## run A
==> flow/design.v (excerpt) <==
module cordic(
    input signed [29:0] i_angle,
    input i_clk,
    input i_rst,
    input i_start,
    output signed [29:0] o_sin,
    output signed [29:0] o_cos,
    output o_done
);
export LEC_CHECK = 0
export CAP_MARGIN = 20
export CORE_MARGIN = 2
export CORE_UTILIZATION = 40
export SLEW_MARGIN = 20
create_clock -name core_clock -period 10.4 [get_ports {i_clk}]
run.sh (not shown) runs the stock make flow with config.mk's settings and CLKGATE_MAP_FILE=.
Run A: flow completed, timing, DRC and antenna clean
Input-level comparison between run B and run A:
Settings: setting CTS_CLUSTER_DIAMETER to 366 for the first time; changing CORE_UTILIZATION from 40 to 66; changing the clock period (ns, I/O delays scaled along) from 10.4 to 5.3.
## What came out
Of run B and run A, only run A finishes the flow clean. Run B: DPL-0033 in detailed placement -> run aborted. Run B — height of the die 22% lower, run A as reference. Number of core rows is lower on run B. Compared with run A, in run B total die size now sits lower, fraction of synthesized cell area in xor and xnor cells now sits at about the same level.
Here is what was changed in the inputs of run C compared with run B.
Settings: PLACE_DENSITY newly set to 0.71; CTS_CLUSTER_DIAMETER removed (was 366); CORE_UTILIZATION changed from 66 to 40; SETUP_SLACK_MARGIN newly set to 0.45; CORE_MARGIN changed from 2 to 5; the clock period (ns, I/O delays scaled along) changed from 5.3 to 11.0.
### Flow results
Run C was carried through to the last stage, and its layout satisfied the timing, design-rule and antenna checks. There was hardly any difference in post-synthesis share of cell area spent on xor and xnor gates between run C and run B. Going from run B to run C, final weighted congestion in routability-driven placement shrank by more than a quarter. Delta (run C minus run B): count of standard-cell rows +24, cell area after technology mapping ~0 delta, die outline area +38,000 µm², die outline width +about 30%, number of instances in the synthesized netlist ~0 delta.
[inputs] run D vs run C
Settings: SETUP_SLACK_MARGIN no longer set, was 0.45; TNS_END_PERCENT now 45, previously not set; PLACE_DENSITY no longer set, was 0.71; CORE_MARGIN now 2, was 5; MAX_ROUTING_LAYER now met4, previously not set; CELL_PAD_IN_SITES_DETAIL_PLACEMENT now 0, previously not set; CORE_UTILIZATION now 58, was 40; CTS_CLUSTER_SIZE now 58, previously not set; the clock period (ns, I/O delays scaled along) now 6.64, was 11.0.
Findings:
- The log for run D ends in global routing with error GRT-0232, so the run never completed.
- Run C: PASS, flow complete, no timing, DRC or antenna violations
- Re number of resized instances in the post-cts repair step: run C and run D aren't equal, and the higher value belongs to run D.
- Of run D and run C, it is run D that has the higher starting density of the core.
- Detailed-placement wirelength estimate in run D is 6.6% lower than in run C

---

Starting RTL as in the previous note.
clock: 7.31 ns
lec_check: 0
cap_margin: 20
cell_pad_in_sites_detail_placement: 0
core_margin: 2
core_utilization: 65
cts_cluster_size: 58
max_routing_layer: met4
place_density_lb_addon: 0.17
setup_slack_margin: 2.1
slew_margin: 0
tns_end_percent: 5
The baseline failed in global routing on GRT-0116.
Rerun with:
CORE_UTILIZATION = 57   (was 65)
SETUP_SLACK_MARGIN = not set   (was 2.1)
TNS_END_PERCENT = not set   (was 5)
Effect: The new run finished but failed the layout checks on setup timing. Synthesized area is unchanged. Die area went up by about 14%. Synthesized cell count does not change.
Rerun with:
CELL_PAD_IN_SITES_DETAIL_PLACEMENT = not set   (was 0)
CORE_UTILIZATION = 58   (was 57)
CTS_CLUSTER_SIZE = not set   (was 58)
MAX_ROUTING_LAYER = not set   (was met4)
PLACE_DENSITY_LB_ADDON = not set   (was 0.17)
SLEW_MARGIN = 20   (was 0)
clock period = 5.77 ns   (was 7.31 ns; I/O delays follow)
The new run died in global routing.
Area after synthesis is unchanged.
Synthesized cell count stays the same.
Die area fell by 1.7%.
Rerun with:
CELL_PAD_IN_SITES_DETAIL_PLACEMENT = 0   (was not set)
CORE_UTILIZATION = 60   (was 58)
CTS_CLUSTER_SIZE = 58   (was not set)
MAX_ROUTING_LAYER = met4   (was not set)
clock period = 6.67 ns   (was 5.77 ns; I/O delays follow)
The changed run failed in global routing.
Area after synthesis is unchanged.
Die size drops by about 3.3%.
Synthesized cell count stays the same.
Rerun with:
ABC_AREA = 1   (was not set)
CELL_PAD_IN_SITES_DETAIL_PLACEMENT = not set   (was 0)
CORE_UTILIZATION = 72   (was 60)
CTS_CLUSTER_DIAMETER = 333   (was not set)
CTS_CLUSTER_SIZE = not set   (was 58)
MAX_ROUTING_LAYER = not set   (was met4)
clock period = 7.28 ns   (was 6.67 ns; I/O delays follow)
Effect:
- Now the flow finished with setup timing left
- synthesized area is higher by roughly a tenth
- die area decreases by a little under a tenth
- synthesized cell count is higher by well over a third
Rerun with:
CORE_ASPECT_RATIO = 1.44   (was not set)
CTS_CLUSTER_DIAMETER = 366   (was 333)
CTS_CLUSTER_SIZE = 96   (was not set)
clock period = 5.3 ns   (was 7.28 ns; I/O delays follow)
This time the run never finished: it broke off in clock tree synthesis.
Synthesized cell count is unchanged.
Area after synthesis does not change.
Die area hardly moves.
